Setup of harbor:
## alu_add
module alu_add (
    input   logic           clk_i,
    input   logic           rst_i,
    input   logic [36:0]    left_i,      
    input   logic [36:0]    right_i,     
    output  logic           in_ready_o,
    input   logic           in_valid_i,
    output  logic [36:0]    result_o,    
    input   logic           out_ready_i,
    output  logic           out_valid_o
);
typedef enum logic [1:0] {
    S_IDLE,
    S_NORMALIZE,
    S_ADD,
    S_RENORMALIZE
} state_t;
state_t state_d, state_q;
logic [$clog2(calc_pkg::NumDigits):0] counter_d, counter_q;
logic in_ready_d, in_ready_q;
logic out_valid_d, out_valid_q;
assign out_valid_o = out_valid_q;
assign in_ready_o = in_ready_q;
calc_pkg::num_t left_d, left_q;
calc_pkg::num_t right_d, right_q;
calc_pkg::num_t result_d, result_q;
calc_pkg::bcd_t result_extra_d, result_extra_q;
logic carryborrow_d, carryborrow_q;
assign result_o = out_valid_q ? result_q : '0;
logic [4:0] nibble_sum;
always_comb begin
    nibble_sum = 'x;
    carryborrow_d = carryborrow_q;
    if (state_q != S_ADD) begin
        carryborrow_d = 0;
    end else if (left_q.sign == right_q.sign) begin
        nibble_sum =
            left_q.significand[counter_q]
            + right_q.significand[counter_q]
            + 4'(carryborrow_q);
        if (nibble_sum >= 10) begin
            nibble_sum += 6;
        end
        carryborrow_d = nibble_sum[4];
    end else begin
        if (left_q.significand > right_q.significand) begin
            nibble_sum =
                6'(left_q.significand[counter_q])
  ...
Size in the first run: roughly 120 flip-flops, roughly 120 I/O pins, roughly 8700 um^2 of cells after synthesis.
clock: 4.52 ns
lec_check: 0
cap_margin: 35
core_aspect_ratio: 0.92
core_margin: 2
core_utilization: 70
max_routing_layer: met5
place_density_lb_addon: 0.05
slew_margin: 15
tns_end_percent: 45
run.sh (not shown) runs the stock make flow with config.mk's settings and CLKGATE_MAP_FILE=.
### harbor -> willow
- clearing CORE_ASPECT_RATIO, which used to be 0.92
- putting CTS_CLUSTER_SIZE at 32 where nothing was set
- putting HOLD_SLACK_MARGIN at 0.29 where nothing was set
- putting PLACE_DENSITY at 0.65 where nothing was set
- clearing PLACE_DENSITY_LB_ADDON, which used to be 0.05
- swapping 4.52 for 3.79 in the clock period (ns, I/O delays scaled along)
Notes after the runs:
willow is listed as incomplete: the tool reported an error in global routing and the run ended there.
The lower post-place setup slack of harbor and willow is in willow.
Going from harbor to willow, effective utilization at floorplan +1.1 points, area after synthesis flat.
Comparing harbor and willow, the higher total cell area at the placement stage was measured on willow.
Going from harbor to willow, number of gates resized after cts grew by 14, instance count after placement with tap cells included increased about 1.8%.
As of willow, die outline height had risen by a few percent compared to harbor.
willow: cell row count is about 2.6% higher than what harbor reported.
As far as post-synthesis net count goes, willow and harbor are indistinguishable; the numbers are identical.
#### Input delta (zinc over willow)
- a deleted PLACE_DENSITY that had been 0.65
- a deleted MAX_ROUTING_LAYER that had been met5
- a deleted CTS_CLUSTER_SIZE that had been 32
- a change of SLEW_MARGIN from 15 to 20
- a deleted HOLD_SLACK_MARGIN that had been 0.29
- a change of CAP_MARGIN from 35 to 20
- a deleted TNS_END_PERCENT that had been 45
- a change of CORE_UTILIZATION from 70 to 40
- a change of the clock period (ns, I/O delays scaled along) from 3.79 to 10.0
[summary]
- Among zinc and willow, the run that stopped before the end is willow, and it is the only one.
- As far as synthesized-area fraction occupied by and/or/nand/nor cells goes, willow and zinc are indistinguishable; the numbers are identical.
- zinc vs. willow: half-perimeter wire length of the detailed placement result held steady, number of placed instances with taps included grew by 78, floorplan core density shrank by 31 points, height of the die grew by 31%, number of synthesized flops with an enable pin held steady.
- Post-cts repair resize count in zinc is 15 lower than in willow
- Unique cell type count in the Yosys netlist came out exactly the same in zinc and willow.
- Re fraction of synthesized area in multiplexers: no difference whatsoever between willow and zinc.
diff inputs: zinc => amber
- setting CTS_CLUSTER_DIAMETER to 353 for the first time
- setting PLACE_DENSITY_LB_ADDON to 0.3 for the first time
- setting TNS_END_PERCENT to 40 for the first time
- setting CTS_CLUSTER_SIZE to 98 for the first time
--- outcome ---
- amber reached the final stage; the timing, design-rule and antenna checks on its layout passed.
- Achievable frequency: zinc and amber compared, lower one is zinc
- The origin of the worst setup path comes out counter_q[1] in one run and counter_q[0] in the other, namely in amber and zinc respectively.
- When amber is measured against zinc, its count of clock buffers in the final design turns out 2 lower.
- Going from zinc to amber, the ratio of final minimum period to clock period was found to have gone down by 1.7 points.
- In terms of cell count, amber and zinc differ only marginally.
- Comparing zinc against amber, there is no change at all in post-synthesis area per instance.
- Diff zinc..amber | portion of total power attributed to combinational logic | negligible
- Global-route wire length before repair across zinc and amber: no real change.
- Delta (amber minus zinc): total number of vias saw a decrease, internal power consumption increased 0.000011 W, clock group power moved up.
For pepper, these inputs were changed with respect to amber:
- TNS_END_PERCENT removed (was 40)
- PLACE_DENSITY newly set to 0.38
- PLACE_DENSITY_LB_ADDON removed (was 0.3)
- CTS_CLUSTER_DIAMETER changed from 353 to 379
[summary]
For the number of clock buffers in the layout, pepper came in about 5% higher than amber did. Worst max-slew margin expressed relative to the limit: amber and pepper compared, lower one is pepper. Clock tree cell share of total cell area: pepper vs amber down 0.22 points. pepper -> amber: site row count flat. [pepper vs amber] critical-path maximum fanout: lower in pepper. For post-route non-filler standard cell count, pepper and amber come out practically identical. Routed wire length for pepper: about 7% up relative to amber. Between amber and pepper, the difference in register share of the cell area is negligible. For pepper, the launching element of the worst setup path was counter_q[0], unlike amber, where it was counter_q[1]. Cell area: amber vs pepper, no meaningful difference.
Power figures rest on the tool's default switching activity, not on a simulated workload.
